==> inputs of v18 <==
Design cpu_core, start of the top module:
module cpu_core (
    input  wire        clk,
    input  wire        rst_n,
    output reg         bus_valid,
    output reg         bus_write,
    output reg  [18:0] bus_addr,
    output reg  [18:0] bus_wdata,
    input  wire [18:0] bus_rdata
);
Settings: LEC_CHECK=0, ABC_AREA=1, CAP_MARGIN=20, CORE_MARGIN=2, CORE_UTILIZATION=72, CTS_CLUSTER_DIAMETER=248, PLACE_DENSITY_LB_ADDON=0.04, SETUP_SLACK_MARGIN=2.79, SLEW_MARGIN=20; clock period 36.5 ns.
run.sh (not shown) runs the stock make flow with config.mk's settings and CLKGATE_MAP_FILE=.
==> v20: changes against v18 <==
- ABC_AREA: 1 -> default
- CORE_UTILIZATION: 72 -> 58
- CTS_CLUSTER_DIAMETER: 248 -> default
- PLACE_DENSITY_LB_ADDON: 0.04 -> default
- SETUP_SLACK_MARGIN: 2.79 -> 5.0
==> flow/constraint.sdc (replaced) <==
create_clock -name core_clock -period 24.7 [get_ports {clk}]
set_input_delay 4.9400 -clock core_clock [delete_from_list [all_inputs] [get_ports {clk}]]
set_output_delay 4.9400 -clock core_clock [all_outputs]
set_load 0.01 [all_outputs]
==> v3: changes against v18 <==
- ABC_AREA: 1 -> default
- CORE_UTILIZATION: 72 -> 40
- CTS_CLUSTER_DIAMETER: 248 -> default
- PLACE_DENSITY_LB_ADDON: 0.04 -> default
- SETUP_SLACK_MARGIN: 2.79 -> default
==> flow/constraint.sdc (replaced) <==
create_clock -name core_clock -period 44.3 [get_ports {clk}]
set_input_delay 8.8600 -clock core_clock [delete_from_list [all_inputs] [get_ports {clk}]]
set_output_delay 8.8600 -clock core_clock [all_outputs]
set_load 0.01 [all_outputs]
==> qor summary <==
Result of the run: v3 complete, no violations; v20 stopped before the end; v18 stopped before the end
Failing step: v3 -; v20 global routing; v18 clock tree synthesis
HPWL after DPL: v3 85,600 um; v20 90,400 um; v18 74,400 um
Area share of the largest cell type after synthesis: v3 16.5%; v20 16.5%; v18 17.6%
Maximum clock path buffer count: v3 2; v20 2; v18 -
Multiplexer share of the synthesized area: v3 9.58%; v20 9.58%; v18 0%
Register bit count reported by yosys: v3 158; v20 158; v18 167
Number of flops mapped to enable cells by yosys: v3 143; v20 143; v18 152
DP Worst Slack: v3 -1.37 ns; v20 -13.94 ns; v18 -6.83 ns
Die Width: v3 259 um; v20 216 um; v18 194 um
Count of instances resized after the clock tree is built: v3 38; v20 353; v18 -
Total die area: v3 0.0673 mm^2; v20 0.0467 mm^2; v18 0.0376 mm^2
Total cells reported by yosys after synthesis: v3 3,023; v20 3,023; v18 3,651
Setup bufs post-CTS: v3 4; v20 234; v18 -
GPL Wtd Cong: v3 1.02; v20 1.09; v18 1.11
Sinks on the clock net: v3 158; v20 158; v18 -
Height of the chip: v3 259 um; v20 216 um; v18 194 um
Number of buffers created by CTS: v3 17; v20 17; v18 -
FA/HA/MAJ Cells, Area Fraction: v3 24.6%; v20 24.6%; v18 24.7%
Chip area line of the yosys report: v3 0.0261 mm^2; v20 0.0261 mm^2; v18 0.0259 mm^2
Yosys aoi share: v3 21.6%; v20 21.6%; v18 14.1%
Number of different library cells in the post-synthesis netlist: v3 99; v20 99; v18 65
Xor and xnor fraction of the mapped netlist area: v3 4.96%; v20 4.96%; v18 5.23%
Floorplan core area: v3 0.0645 mm^2; v20 0.0443 mm^2; v18 0.0355 mm^2
Synth async-reset ratio: v3 9.49%; v20 9.49%; v18 8.98%
H-tree depth: v3 4; v20 4; v18 -
Number of hold-repair buffers added at the cts stage: v3 0; v20 0; v18 -

* * *

==> run a: inputs <==
cpu_core again, from the RTL that the note above started with.
export LEC_CHECK = 0
export CAP_MARGIN = 20
export CORE_MARGIN = 2
export CORE_UTILIZATION = 67
export CTS_CLUSTER_DIAMETER = 131
export CTS_CLUSTER_SIZE = 31
export GPL_ROUTABILITY_DRIVEN = 1
export GPL_TIMING_DRIVEN = 1
export SETUP_SLACK_MARGIN = 5.0
export SLEW_MARGIN = 5
create_clock -name core_clock -period 43.2 [get_ports {clk}]
==> inputs of run b, as changes to run a <==
Settings changed: CORE_UTILIZATION 67 to 72, CTS_CLUSTER_DIAMETER 131 to 335, CTS_CLUSTER_SIZE 31 to 37, GPL_ROUTABILITY_DRIVEN 1 to default, GPL_TIMING_DRIVEN 1 to default, PLACE_DENSITY from default to 0.66, SETUP_SLACK_MARGIN 5.0 to default, SLEW_MARGIN 5 to 20, TNS_END_PERCENT from default to 5.
==> flow/constraint.sdc (replaced) <==
create_clock -name core_clock -period 40.6 [get_ports {clk}]
set_input_delay 8.1200 -clock core_clock [delete_from_list [all_inputs] [get_ports {clk}]]
set_output_delay 8.1200 -clock core_clock [all_outputs]
set_load 0.01 [all_outputs]
==> impl_metrics.py <==
# Physical implementation metrics
metrics = {
    "placement": {
        "place_inst": 3879,
        "post-dp-hpwl_um": 77200,
        "place_area_mm2": 0.0305,
    },
    "floorplan": {
        "fp_util": 0.732,
        "die_h_um": 194,
        "die_area_mm2": 0.0378,
    },
    "status": {
        "status": "stopped before the end",
        "haltStage": "global routing (5_1_grt)",
        "stop_error": "[ERROR GRT-0116] Global routing finished with congestion. Check the congestion regions in the DRC Viewer.",
    },
    "cts": {
        "post-cts-setup-buffers": 75,
    },
}
# the run above: run b

==> impl_metrics.py <==
# Metrics from the implementation run
metrics = {
    "floorplan": {
        "die_h_um": 201,
        "fp_util": 0.677,
        "die_area_mm2": 0.0405,
    },
    "placement": {
        "place_area_mm2": 0.0288,
    },
    "status": {
        "status": "complete, but fails checks",
        "check.faults": "setup timing",
    },
    "timing": {
        "setup_violations": 1,
        "timing.final.ws_setup_ns": -1.12,
    },
    "cts": {
        "post-cts-setup-buffers": 150,
    },
}
# the run above: run a

